==> inputs of pepper <==
// ahb
module ahb (
            hclk
           ,hresetn
           ,htrans
           ,haddr
           ,hwdata
           ,hready_in
           ,hsel
           ,hwrite
           ,hsize
           ,hresp
           ,hready_out
           ,hrdata
           ,frame_num    
           ,sample_in_frame
           ,com_2_ovl
           ,max_point_fft_core
           ,alpha
           ,quarter
           ,fft_num
           ,fft_stage_number
           ,mel_num
           ,cep_num
           ,trigger
           );
export LEC_CHECK = 0
export CAP_MARGIN = 20
export CELL_PAD_IN_SITES_DETAIL_PLACEMENT = 0
export CELL_PAD_IN_SITES_GLOBAL_PLACEMENT = 3
export CORE_ASPECT_RATIO = 1.69
export CORE_MARGIN = 2
export CORE_UTILIZATION = 71
export CTS_CLUSTER_DIAMETER = 37
export CTS_CLUSTER_SIZE = 51
export GPL_TIMING_DRIVEN = 1
export HOLD_SLACK_MARGIN = 0.25
export MIN_ROUTING_LAYER = met2
export PLACE_DENSITY_LB_ADDON = 0.17
export SLEW_MARGIN = 30
create_clock -name core_clock -period 3.26 [get_ports {hclk}]
run.sh (not shown) runs the stock make flow with config.mk's settings and CLKGATE_MAP_FILE=.
==> sierra: changes against pepper <==
Settings changed: ABC_AREA from default to 1, CELL_PAD_IN_SITES_DETAIL_PLACEMENT 0 to default, CELL_PAD_IN_SITES_GLOBAL_PLACEMENT 3 to default, CORE_ASPECT_RATIO 1.69 to default, CORE_UTILIZATION 71 to 59, CTS_CLUSTER_DIAMETER 37 to default, CTS_CLUSTER_SIZE 51 to 93, GPL_TIMING_DRIVEN 1 to default, HOLD_SLACK_MARGIN 0.25 to default, MIN_ROUTING_LAYER met2 to default, PLACE_DENSITY_LB_ADDON 0.17 to default, SETUP_SLACK_MARGIN from default to 0.64, SLEW_MARGIN 30 to 20.
==> flow/constraint.sdc (replaced) <==
create_clock -name core_clock -period 2.75 [get_ports {hclk}]
set_input_delay 0.5500 -clock core_clock [delete_from_list [all_inputs] [get_ports {hclk}]]
set_output_delay 0.5500 -clock core_clock [all_outputs]
set_load 0.01 [all_outputs]
==> qor summary <==
Standard cell core area: sierra 27100 um^2; pepper 22100 um^2
Count of warnings emitted by yosys: sierra 1; pepper 1
Chip Area: sierra 29100 um^2; pepper 23600 um^2
Top flip-flop cell by instance count after synthesis: sierra sky130_fd_sc_hd__dfrtp_1; pepper sky130_fd_sc_hd__dfrtp_1
Number of cell instances after yosys synthesis: sierra 2210; pepper 1100
Arithmetic-cell share of the synthesized area counting full adders, half adders and majority gates: sierra 0%; pepper 0%
Post-synthesis average cell area: sierra 7.40 um^2; pepper 14.4 um^2
Die X-Extent: sierra 171 um; pepper 119 um
Most common cell in the netlist: sierra sky130_fd_sc_hd__nand2_1; pepper sky130_fd_sc_hd__dfrtp_1
Die H: sierra 171 um; pepper 198 um
Chip area from the yosys synthesis statistics: sierra 16400 um^2; pepper 15900 um^2
Proportion of synthesized flip-flops having asynchronous set or reset: sierra 100%; pepper 100%
Gate Count Post-Synth: sierra 2210; pepper 1100
Synth Seq Share: sierra 56.1%; pepper 57.9%
Area fraction in mux cells: sierra 0%; pepper 23.0%
Area share of the largest cell type after synthesis: sierra 56.1%; pepper 57.9%
Number of placement rows: sierra 60; pepper 71
Biggest area consumer among synthesized cells: sierra sky130_fd_sc_hd__dfrtp_1; pepper sky130_fd_sc_hd__dfrtp_1
Initial core utilization: sierra 60.4%; pepper 71.7%
Simple share: sierra 35.1%; pepper 5.82%
Status: sierra no timing/DRC/antenna violations; pepper did not finish
Last stage reached: sierra -; pepper 3_1_place_gp_skip_io
Count of distinct cell types in the synthesized netlist: sierra 19; pepper 36
Cell area after technology mapping: sierra 16400 um^2; pepper 15900 um^2
Area fraction in compound gates: sierra 1.96%; pepper 9.45%


==> run a <==
==> flow/design.v <==
module ahb (
            hclk
           ,hresetn
           ,htrans
           ,haddr
           ,hwdata
           ,hready_in
           ,hsel
           ,hwrite
           ,hsize
           ,hresp
           ,hready_out
           ,hrdata
           ,frame_num    
           ,sample_in_frame
           ,com_2_ovl
           ,max_point_fft_core
           ,alpha
           ,quarter
           ,fft_num
           ,fft_stage_number
           ,mel_num
           ,cep_num
           ,trigger
           );
input hclk;                       
input hresetn;                    
input [1:0]htrans;
input [11:0]haddr;
input [31:0]hwdata;
input hready_in;
input hsel;
input hwrite;
input [2:0]hsize;
output [1:0]hresp;
output hready_out;
output [31:0]hrdata; 
output [31:0]frame_num;            
output [31:0]sample_in_frame;      
output [31:0]com_2_ovl;            
output [31:0]max_point_fft_core;   
output [31:0]alpha;                
output [31:0]quarter;              
output [31:0]fft_num;              
output [31:0]fft_stage_number;     
output [31:0]mel_num;              
output [31:0]cep_num;              
output trigger;                    
wire hclk;
wire hresetn;
wire [1:0]htrans;
wire [11:0]haddr;
wire [31:0]hwdata;
wire hready_in;
wire hsel;
wire hwrite;
wire [2:0]hsize;
wire [1:0]hresp;
wire hready_out;
reg [31:0]hrdata; 
reg [31:0]frame_num;
reg [31:0]sample_in_frame;
reg [31:0]com_2_ovl;
reg [31:0]max_point_fft_core;
reg [31:0]alpha;
reg [31:0]quarter;
reg [31:0]fft_num;
reg [31:0]fft_stage_number;
reg [31:0]mel_num;
reg [31:0]cep_num;
reg [31:0]trigger_reg;
wire trigger;
reg wr_frame_num_sel;          
reg wr_sample_in_frame_sel;
reg wr_com_2_ovl_sel;
reg wr_max_point_fft_core_sel;
reg wr_alpha_sel;
reg wr_quarter_sel;
reg wr_fft_num_sel;
reg wr_fft_stage_number_sel;
reg wr_mel_num_sel;
reg wr_cep_num_sel;
reg wr_trigger_sel;
wire rd_frame_num_sel;
wire rd_sample_in_frame_sel;
wire rd_com_2_ovl_sel;
wire rd_max_point_fft_core_sel;
wire rd_alpha_sel;
wire rd_quarter_sel;
wire rd_fft_num_sel;
wire rd_fft_stage_number_sel;
wire rd_mel_num_sel;
wire rd_cep_num_sel;
wire rd_trigger_sel;
wire [31:0]nxt_frame_num;
wire [31:0]nxt_sample_in_frame;
wire [31:0]nxt_com_2_ovl;
wire [31:0]nxt_max_point_fft_core;
wire [31:0]nxt_alpha;
wire [31:0]nxt_quarter;
wire [31:0]nxt_fft_num;
wire [31:0]nxt_fft_stage_number;
wire [31:0]nxt_mel_num;
wire [31:0]nxt_cep_num;
wire [31:0]nxt_trigger_reg;
reg [2:0]temp_hsize;
wire [10:0]rd_sel_reg;
reg [31:0]nxt_hrdata;
wire wr_en;
wire rd_en;
assign wr_en = htrans[1] & hready_in & hsel & hwrite;
assign rd_en = htrans[1] & hready_in & hsel & ~hwrite;
always @(posedge hclk or negedge hresetn) begin
  if (!hresetn) begin
    wr_frame_num_sel <= 1'b0; 
  end
  else begin
    if (wr_en && (haddr[11:0] == 12'h000)) begin      
      wr_frame_num_sel <= 1'b1;
    end
    else begin
      wr_frame_num_sel <= 1'b0;
    end        
  end        
end        
always @(posedge hclk or negedge hresetn) begin
  if (!hresetn) begin
    wr_sample_in_frame_sel <= 1'b0; 
  end
  else begin
    if (wr_en && (haddr[11:0] == 12'h001)) begin      
      wr_sample_in_frame_sel <= 1'b1;
    end
    else begin
      wr_sample_in_frame_sel <= 1'b0;
    end        
  end        
end        
always @(posedge hclk or negedge hresetn) begin
  if (!hresetn) begin
    wr_com_2_ovl_sel <= 1'b0; 
  end
  else begin
    if (wr_en && (haddr[11:0] == 12'h002)) begin      
      wr_com_2_ovl_sel <= 1'b1;
    end
    else begin
      wr_com_2_ovl_sel <= 1'b0;
    end        
  end        
end        
always @(posedge hclk or negedge hresetn) begin
  if (!hresetn) begin
    wr_max_point_fft_core_sel <= 1'b0; 
  end
  else begin
    if (wr_en && (haddr[11:0] == 12'h003)) begin      
      wr_max_point_fft_core_sel <= 1'b1;
    end
    else begin
      wr_max_point_fft_core_sel <= 1'b0;
    end        
  end        
end        
always @(posedge hclk or negedge hresetn) begin
  if (!hresetn) begin
    wr_alpha_sel <= 1'b0; 
  end
  else begin
    if (wr_en && (haddr[11:0] == 12'h004)) begin      
      wr_alpha_sel <= 1'b1;
    end
    else begin
      wr_alpha_sel <= 1'b0;
    end        
  end        
end        
always @(posedge hclk or negedge hresetn) begin
  if (!hresetn) begin
    wr_quarter_sel <= 1'b0; 
  end
  else begin
    if (wr_en && (haddr[11:0] == 12'h005)) begin      
      wr_quarter_sel <= 1'b1;
    end
    else begin
      wr_quarter_sel <= 1'b0;
    end        
  end        
end        
always @(posedge hclk or negedge hresetn) begin
  if (!hresetn) begin
    wr_fft_num_sel <= 1'b0; 
  end
  else begin
    if (wr_en && (haddr[11:0] == 12'h006)) begin      
      wr_fft_num_sel <= 1'b1;
    end
    else begin
      wr_fft_num_sel <= 1'b0;
    end        
  end        
end        
always @(posedge hclk or negedge hresetn) begin
  if (!hresetn) begin
    wr_fft_stage_number_sel <= 1'b0; 
  end
  else begin
    if (wr_en && (haddr[11:0] == 12'h007)) begin      
      wr_fft_stage_number_sel <= 1'b1;
    end
    else begin
      wr_fft_stage_number_sel <= 1'b0;
    end        
  end        
end        
always @(posedge hclk or negedge hresetn) begin
  if (!hresetn) begin
    wr_mel_num_sel <= 1'b0; 
  end
  else begin
    if (wr_en && (haddr[11:0] == 12'h008)) begin      
      wr_mel_num_sel <= 1'b1;
    end
    else begin
      wr_mel_num_sel <= 1'b0;
    end        
  end        
end        
always @(posedge hclk or negedge hresetn) begin
  if (!hresetn) begin
    wr_cep_num_sel <= 1'b0; 
  end
  else begin
    if (wr_en && (haddr[11:0] == 12'h009)) begin      
      wr_cep_num_sel <= 1'b1;
    end
    else begin
      wr_cep_num_sel <= 1'b0;
    end        
  end        
end        
always @(posedge hclk or negedge hresetn) begin
  if (!hresetn) begin
    wr_trigger_sel <= 1'b0; 
  end
  else begin
    if (wr_en && (haddr[11:0] == 12'h00a)) begin      
      wr_trigger_sel <= 1'b1;
    end
    else begin
      wr_trigger_sel <= 1'b0;
    end        
  end        
end        
assign rd_frame_num_sel =          (rd_en & (haddr[11:0] == 12'h000))? 1'b1:1'b0;
assign rd_sample_in_frame_sel =    (rd_en & (haddr[11:0] == 12'h001))? 1'b1:1'b0;
assign rd_com_2_ovl_sel =          (rd_en & (haddr[11:0] == 12'h002))? 1'b1:1'b0;
assign rd_max_point_fft_core_sel = (rd_en & (haddr[11:0] == 12'h003))? 1'b1:1'b0;
assign rd_alpha_sel =              (rd_en & (haddr[11:0] == 12'h004))? 1'b1:1'b0;
assign rd_quarter_sel =            (rd_en & (haddr[11:0] == 12'h005))? 1'b1:1'b0;
assign rd_fft_num_sel =            (rd_en & (haddr[11:0] == 12'h006))? 1'b1:1'b0;
assign rd_fft_stage_number_sel =   (rd_en & (haddr[11:0] == 12'h007))? 1'b1:1'b0;
assign rd_mel_num_sel =            (rd_en & (haddr[11:0] == 12'h008))? 1'b1:1'b0;
assign rd_cep_num_sel =            (rd_en & (haddr[11:0] == 12'h009))? 1'b1:1'b0;
assign rd_trigger_sel =            (rd_en & (haddr[11:0] == 12'h00a))? 1'b1:1'b0;
always @(posedge hclk or negedge hresetn) begin
  if (!hresetn) begin
    temp_hsize <= 3'b0; 
  end
  else begin
    temp_hsize <= hsize; 
  end
end        
assign nxt_frame_num =          (wr_frame_num_sel &          (temp_hsize == 2'h2))? hwdata[31:0]:frame_num;
assign nxt_sample_in_frame =    (wr_sample_in_frame_sel &    (temp_hsize == 2'h2))? hwdata[31:0]:sample_in_frame;
assign nxt_com_2_ovl =          (wr_com_2_ovl_sel &          (temp_hsize == 2'h2))? hwdata[31:0]:com_2_ovl;
assign nxt_max_point_fft_core = (wr_max_point_fft_core_sel & (temp_hsize == 2'h2))? hwdata[31:0]:max_point_fft_core;
assign nxt_alpha =              (wr_alpha_sel &              (temp_hsize == 2'h2))? hwdata[31:0]:alpha;
assign nxt_quarter =            (wr_quarter_sel &            (temp_hsize == 2'h2))? hwdata[31:0]:quarter;
assign nxt_fft_num =            (wr_fft_num_sel &            (temp_hsize == 2'h2))? hwdata[31:0]:fft_num;
assign nxt_fft_stage_number =   (wr_fft_stage_number_sel &   (temp_hsize == 2'h2))? hwdata[31:0]:fft_stage_number;
assign nxt_mel_num =            (wr_mel_num_sel &            (temp_hsize == 2'h2))? hwdata[31:0]:mel_num;
assign nxt_cep_num =            (wr_cep_num_sel &            (temp_hsize == 2'h2))? hwdata[31:0]:cep_num;
assign nxt_trigger_reg =        (wr_trigger_sel &            (temp_hsize == 2'h2))? {31'b0,hwdata[0]}:trigger_reg;
always @(posedge hclk or negedge hresetn) begin
  if (!hresetn) begin
    frame_num <= 32'b0; 
  end
  else begin
    frame_num <= nxt_frame_num;
  end        
end        
always @(posedge hclk or negedge hresetn) begin
  if (!hresetn) begin
    sample_in_frame <= 32'b0; 
  end
  else begin
    sample_in_frame <= nxt_sample_in_frame;
  end        
end        
always @(posedge hclk or negedge hresetn) begin
  if (!hresetn) begin
    com_2_ovl <= 32'b0; 
  end
  else begin
    com_2_ovl <= nxt_com_2_ovl;
  end        
end        
always @(posedge hclk or negedge hresetn) begin
  if (!hresetn) begin
    max_point_fft_core <= 32'b0; 
  end
  else begin
    max_point_fft_core <= nxt_max_point_fft_core;
  end        
end        
always @(posedge hclk or negedge hresetn) begin
  if (!hresetn) begin
    alpha <= 32'b0; 
  end
  else begin
    alpha <= nxt_alpha;
  end        
end        
always @(posedge hclk or negedge hresetn) begin
  if (!hresetn) begin
    quarter <= 32'b0; 
  end
  else begin
    quarter <= nxt_quarter;
  end        
end        
always @(posedge hclk or negedge hresetn) begin
  if (!hresetn) begin
    fft_num <= 32'b0; 
  end
  else begin
    fft_num <= nxt_fft_num;
  end        
end        
always @(posedge hclk or negedge hresetn) begin
  if (!hresetn) begin
    fft_stage_number <= 32'b0; 
  end
  else begin
    fft_stage_number <= nxt_fft_stage_number;
  end        
end        
always @(posedge hclk or negedge hresetn) begin
  if (!hresetn) begin
    mel_num <= 32'b0; 
  end
  else begin
    mel_num <= nxt_mel_num;
  end        
end        
always @(posedge hclk or negedge hresetn) begin
  if (!hresetn) begin
    cep_num <= 32'b0; 
  end
  else begin
    cep_num <= nxt_cep_num;
  end        
end        
always @(posedge hclk or negedge hresetn) begin
  if (!hresetn) begin
    trigger_reg <= 32'b0; 
  end
  else begin
    trigger_reg <= nxt_trigger_reg;
  end        
end        
assign trigger = trigger_reg[0];
assign rd_sel_reg = {rd_trigger_sel,rd_cep_num_sel,rd_mel_num_sel,rd_fft_stage_number_sel,rd_fft_num_sel,rd_quarter_sel,rd_alpha_sel,rd_max_point_fft_core_sel,rd_com_2_ovl_sel,rd_sample_in_frame_sel,rd_frame_num_sel}; 
always @(rd_sel_reg or nxt_frame_num or nxt_sample_in_frame or nxt_com_2_ovl or nxt_max_point_fft_core or nxt_alpha or nxt_quarter or nxt_fft_num or nxt_fft_stage_number or nxt_mel_num or nxt_cep_num or nxt_trigger_reg) begin
  case (rd_sel_reg)
    11'b000_0000_0001: nxt_hrdata = nxt_frame_num;
    11'b000_0000_0010: nxt_hrdata = nxt_sample_in_frame;
    11'b000_0000_0100: nxt_hrdata = nxt_com_2_ovl;
    11'b000_0000_1000: nxt_hrdata = nxt_max_point_fft_core;
    11'b000_0001_0000: nxt_hrdata = nxt_alpha;
    11'b000_0010_0000: nxt_hrdata = nxt_quarter;
    11'b000_0100_0000: nxt_hrdata = nxt_fft_num;
    11'b000_1000_0000: nxt_hrdata = nxt_fft_stage_number;
    11'b001_0000_0000: nxt_hrdata = nxt_mel_num;
    11'b010_0000_0000: nxt_hrdata = nxt_cep_num;
    11'b100_0000_0000: nxt_hrdata = {31'b0, nxt_trigger_reg[0]};
    default:           nxt_hrdata = 32'b0;
  endcase        
end        
always @(posedge hclk or negedge hresetn) begin
  if (!hresetn) begin
    hrdata <= 32'b0; 
  end
  else begin
    hrdata <= nxt_hrdata;
  end        
end        
assign hresp = 2'b0;
assign hready_out = 1'b1;
endmodule
==> flow/run.sh <==
#!/bin/bash
# the make line also repeats each setting of config.mk as NAME=value (left out here)
make -C /OpenROAD-flow-scripts/flow DESIGN_CONFIG=/design/flow/config.mk WORK_HOME=/design/flow/orfs CLKGATE_MAP_FILE= finish
==> flow/config.mk <==
export PLATFORM = sky130hd
export DESIGN_NAME = ahb
export DESIGN_NICKNAME = ahb
export VERILOG_FILES = /design/flow/design.v
export SDC_FILE = /design/flow/constraint.sdc
export NUM_CORES = 4
export LEC_CHECK = 0
export CAP_MARGIN = 20
export CELL_PAD_IN_SITES_GLOBAL_PLACEMENT = 1
export CORE_MARGIN = 2
export CORE_UTILIZATION = 31
export CTS_CLUSTER_DIAMETER = 162
export SLEW_MARGIN = 20
==> flow/constraint.sdc <==
create_clock -name core_clock -period 2.58 [get_ports {hclk}]
set_input_delay 0.5160 -clock core_clock [delete_from_list [all_inputs] [get_ports {hclk}]]
set_output_delay 0.5160 -clock core_clock [all_outputs]
set_load 0.01 [all_outputs]
==> inputs of run b, as changes to run a <==
- CELL_PAD_IN_SITES_GLOBAL_PLACEMENT: 1 -> not set
- CORE_UTILIZATION: 31 -> 40
- CTS_CLUSTER_DIAMETER: 162 -> not set
==> flow/constraint.sdc (replaced) <==
create_clock -name core_clock -period 10.0 [get_ports {hclk}]
set_input_delay 2.0000 -clock core_clock [delete_from_list [all_inputs] [get_ports {hclk}]]
set_output_delay 2.0000 -clock core_clock [all_outputs]
set_load 0.01 [all_outputs]
==> inputs of run c, as changes to run a <==
- ABC_AREA: not set -> 1
- CELL_PAD_IN_SITES_GLOBAL_PLACEMENT: 1 -> not set
- CORE_UTILIZATION: 31 -> 68
- CTS_CLUSTER_DIAMETER: 162 -> 311
==> flow/constraint.sdc (replaced) <==
create_clock -name core_clock -period 2.62 [get_ports {hclk}]
set_input_delay 0.5240 -clock core_clock [delete_from_list [all_inputs] [get_ports {hclk}]]
set_output_delay 0.5240 -clock core_clock [all_outputs]
set_load 0.01 [all_outputs]
==> Changelog: implementation <==
### Changed

- Status: complete, no violations
- Hpwl dp: 35400 um
- CP Launch Type: input pin
- DRT Pass-1 Iters: 5
- # Cells Yosys: 1100
- Simple Share, Synth: 5.82%
- Residual DRC: 0
- Placed Cells incl. Taps: 1948
# the run above: run b

==> Changelog: implementation <==
### Changed

- Status: failed layout checks
- Violated Checks: negative setup slack
- Simple Share, Synth: 5.82%
- PnR worst setup slack: -0.0164 ns
- Final setup fails: 2
- CTS clk-pin slew, worst paths: 0.06 ns
- DRT Pass-1 Iters: 4
- Min Tclk post-route: 2.60 ns
- Residual DRC: 0
- Placed Cells incl. Taps: 2242
- Util after Layout: 46.4%
- # Cells Yosys: 1100
# the run above: run a

==> Changelog: implementation <==
### Metrics

- Status: did not finish
- Halt point of the flow: global routing (5_1_grt)
- Hpwl dp: 46200 um
- Synth Instances: 2210
- Placed Cells incl. Taps: 2879
- Pre-CTS setup slack: 0.130 ns
- Row cnt: 56
- Synth area leader: dfrtp_1
- Num CTS Buffers: 38
# the run above: run c

